## violet
==> flow/design.v (excerpt) <==
module alu_top(CLK, OP1, OP2, OPRN, OUT, ZERO);
	input CLK;
	input [31:0] OP1;
	input [31:0] OP2;
	input [5:0] OPRN;
	output [31:0] OUT;
	output ZERO;
	reg [31:0] op1_q, op2_q;
	reg [5:0] oprn_q;
	reg [31:0] out_q;
	reg zero_q;
	wire [31:0] alu_out;
	wire alu_zero;
	ALU alu_inst(alu_out, alu_zero, op1_q, op2_q, oprn_q);
	always @(posedge CLK) begin
		op1_q <= OP1;
		op2_q <= OP2;
		oprn_q <= OPRN;
		out_q <= alu_out;
		zero_q <= alu_zero;
	end
	assign OUT = out_q;
	assign ZERO = zero_q;
endmodule
Settings: LEC_CHECK=0, CAP_MARGIN=20, CORE_MARGIN=2, CORE_UTILIZATION=68, CTS_CLUSTER_DIAMETER=373, CTS_CLUSTER_SIZE=100, HOLD_SLACK_MARGIN=0.3, PLACE_DENSITY=0.42, SETUP_SLACK_MARGIN=-1.67, SLEW_MARGIN=20, TNS_END_PERCENT=20; clock period 17.1 ns.
run.sh (not shown) runs the stock make flow with config.mk's settings and CLKGATE_MAP_FILE=.
What ended violet was a tool error in global routing; the run never finished.
Here is what was changed in the inputs of yarrow compared with violet.
- changing CORE_UTILIZATION from 68 to 40
- removing SETUP_SLACK_MARGIN (formerly -1.67)
- removing CTS_CLUSTER_DIAMETER (formerly 373)
- removing PLACE_DENSITY (formerly 0.42)
- removing TNS_END_PERCENT (formerly 20)
- removing CTS_CLUSTER_SIZE (formerly 100)
- removing HOLD_SLACK_MARGIN (formerly 0.3)
- changing the clock period (ns, I/O delays scaled along) from 17.1 to 29.5
yarrow: PASS, flow complete, no timing, DRC or antenna violations. Taking violet as the reference, in yarrow cell total in the yosys stat output shows no meaningful change; count of placed standard cells including taps shows an increase of about 6.6%; global placer's final weighted congestion shows a reduction of 0.17. Total of hold buffers inserted after clock tree synthesis came out exactly the same in violet and yarrow. Against violet, yarrow comes in 72% higher on total core area. As far as gate count after technology mapping goes, violet and yarrow are indistinguishable; the numbers are identical. Area of placed instances (yarrow over violet): decrease, 2.3%. Compared with violet, yarrow shows floorplan die width that has gone up by more than a quarter. Die height, violet and yarrow, lower one = violet. Relative to violet, the post-cts repair resize count measured on yarrow has decreased by more than half. yarrow vs violet, die size went up by about 70%.
The inputs of raven differ from those of yarrow as listed below.
- CELL_PAD_IN_SITES_GLOBAL_PLACEMENT newly set to 1
- SLEW_MARGIN changed from 20 to 0
- CTS_CLUSTER_DIAMETER newly set to 348
- ABC_AREA newly set to 1
- TNS_END_PERCENT newly set to 30
- CTS_CLUSTER_SIZE newly set to 100
- SETUP_SLACK_MARGIN newly set to 1.98
- PLACE_DENSITY newly set to 0.9
- CORE_ASPECT_RATIO newly set to 0.5
## What came out
- The higher final area came out of raven.
- From yarrow to raven the numbers moved as follows: sum of routed wire segments on met1 now sits lower, number of global-route vias before repair +about 4%.
- On number of cells in Yosys stat: raven sits above yarrow.
- Relative to yarrow, worst-skew pair later-pin latency has gone down in raven.
- Compared with yarrow, raven shows a peak fanout along the critical path that is 14 lower.
- yarrow → raven: wire length down about 13%; setup slack of the critical path after layout up 760 ps; global-route wire length before repair down about 8%.
Inputs modified between raven and maple:
- CTS_CLUSTER_SIZE removed (was 100)
- CORE_ASPECT_RATIO removed (was 0.5)
- TNS_END_PERCENT removed (was 30)
- SLEW_MARGIN changed from 0 to 20
- PLACE_DENSITY removed (was 0.9)
- CORE_UTILIZATION changed from 40 to 64
- CELL_PAD_IN_SITES_GLOBAL_PLACEMENT removed (was 1)
- SETUP_SLACK_MARGIN removed (was 1.98)
- CTS_CLUSTER_DIAMETER removed (was 348)
- the clock period (ns, I/O delays scaled along) changed from 29.5 to 36.5
[summary]
- maple ended with every stage complete and zero timing, DRC or antenna violations.
- Re number of cells in the yosys synthesis report: no difference whatsoever between maple and raven.
- Compared to raven, maple has multi-input logic portion of the cell area 0.67 points higher.
- Going from raven to maple, met1 track demand over resource in global routing went up by 18 points, count of non-filler cells in the finished layout went down by 344, final wirelength went down by 1.6%.
- Summary: cell area after layout, maple better than raven
- The standard cell area after detailed placement in maple sits 1.8% below the value recorded for raven.
Here is what was changed in the inputs of quartz compared with maple.
- removing ABC_AREA (formerly 1)
- changing CORE_UTILIZATION from 64 to 65
- setting SETUP_SLACK_MARGIN to -2.0 for the first time
- changing the clock period (ns, I/O delays scaled along) from 36.5 to 28.0
--- outcome ---
- FAIL quartz @ global routing: tool exited with error
- Diff maple -> quartz | routability-driven placement congestion ratio | up by more than 10%
- quartz vs. maple: synthesized cell count -about 20%; post-placement cell count fell 563; share of synthesized area spent on multiplexers shows an increase of 8.3 points; number of register bits inferred by synthesis was more or less identical.
- maple → quartz: HPWL after detailed placement +about 20%; area of the core -about 3.3%.
Here is what was changed in the inputs of fjord compared with quartz.
- CORE_UTILIZATION changed from 65 to 61
- SETUP_SLACK_MARGIN removed (was -2.0)
- TNS_END_PERCENT newly set to 5
- the clock period (ns, I/O delays scaled along) changed from 28.0 to 27.7
--- outcome ---
- fjord against quartz: count of library flops with an enable pin roughly the same, pre-placement core utilization lower, area of the synthesized netlist per yosys stat roughly the same, post-CTS setup repair buffer count higher, post-CTS resize count higher.
- [diff] die area, fjord relative to quartz: regression
- In fjord the implementation completed, yet the final layout does not meet the checks, the culprit being setup timing.


alu_top again, from the RTL that the note above started with.
export LEC_CHECK = 0
export ABC_AREA = 1
export CAP_MARGIN = 0
export CORE_MARGIN = 2
export CORE_UTILIZATION = 71
export CTS_CLUSTER_DIAMETER = 250
export CTS_CLUSTER_SIZE = 89
export GPL_TIMING_DRIVEN = 1
export MIN_ROUTING_LAYER = met1
export PLACE_DENSITY_LB_ADDON = 0.06
export SETUP_SLACK_MARGIN = 4.14
export SLEW_MARGIN = 20
export TNS_END_PERCENT = 5
create_clock -name core_clock -period 25.2 [get_ports {CLK}]
The baseline failed in global routing on GRT-0232.
==> next run, changes <==
==> flow/config.mk (replaced) <==
export PLATFORM = sky130hd
export DESIGN_NAME = alu_top
export DESIGN_NICKNAME = alu_top
export VERILOG_FILES = /design/flow/design.v
export SDC_FILE = /design/flow/constraint.sdc
export NUM_CORES = 4
export LEC_CHECK = 0
export CAP_MARGIN = 20
export CORE_MARGIN = 2
export CORE_UTILIZATION = 58
export SLEW_MARGIN = 20
export TNS_END_PERCENT = 5
==> flow/constraint.sdc (replaced) <==
create_clock -name core_clock -period 8.64 [get_ports {CLK}]
set_input_delay 1.7280 -clock core_clock [delete_from_list [all_inputs] [get_ports {CLK}]]
set_output_delay 1.7280 -clock core_clock [all_outputs]
set_load 0.01 [all_outputs]
=> Now the flow completed and failed the layout checks on negative setup slack. Synthesized area decreases by 2.6%. Die area goes up by 19%. Synthesized cell count is lower by 19%.
==> next run, changes <==
--- a/flow/config.mk
+++ b/flow/config.mk
@@ -8,5 +8,4 @@
 export CAP_MARGIN = 20
 export CORE_MARGIN = 2
-export CORE_UTILIZATION = 58
+export CORE_UTILIZATION = 65
 export SLEW_MARGIN = 20
-export TNS_END_PERCENT = 5
==> flow/constraint.sdc (replaced) <==
create_clock -name core_clock -period 24.1 [get_ports {CLK}]
set_input_delay 4.8200 -clock core_clock [delete_from_list [all_inputs] [get_ports {CLK}]]
set_output_delay 4.8200 -clock core_clock [all_outputs]
set_load 0.01 [all_outputs]
=> Now the flow failed in global routing, error GRT-0232; synthesized cell count does not change; synthesized area is unchanged; die size went down by 11%.
==> next run, changes <==
--- a/flow/config.mk
+++ b/flow/config.mk
@@ -9,3 +9,4 @@
 export CORE_MARGIN = 2
 export CORE_UTILIZATION = 65
+export SETUP_SLACK_MARGIN = -2.0
 export SLEW_MARGIN = 20
==> flow/constraint.sdc (replaced) <==
create_clock -name core_clock -period 28.2 [get_ports {CLK}]
set_input_delay 5.6400 -clock core_clock [delete_from_list [all_inputs] [get_ports {CLK}]]
set_output_delay 5.6400 -clock core_clock [all_outputs]
set_load 0.01 [all_outputs]
After rerunning: Now the flow ran to the end with violations: negative setup slack; die area does not change; area after synthesis is unchanged; synthesized cell count is unchanged.
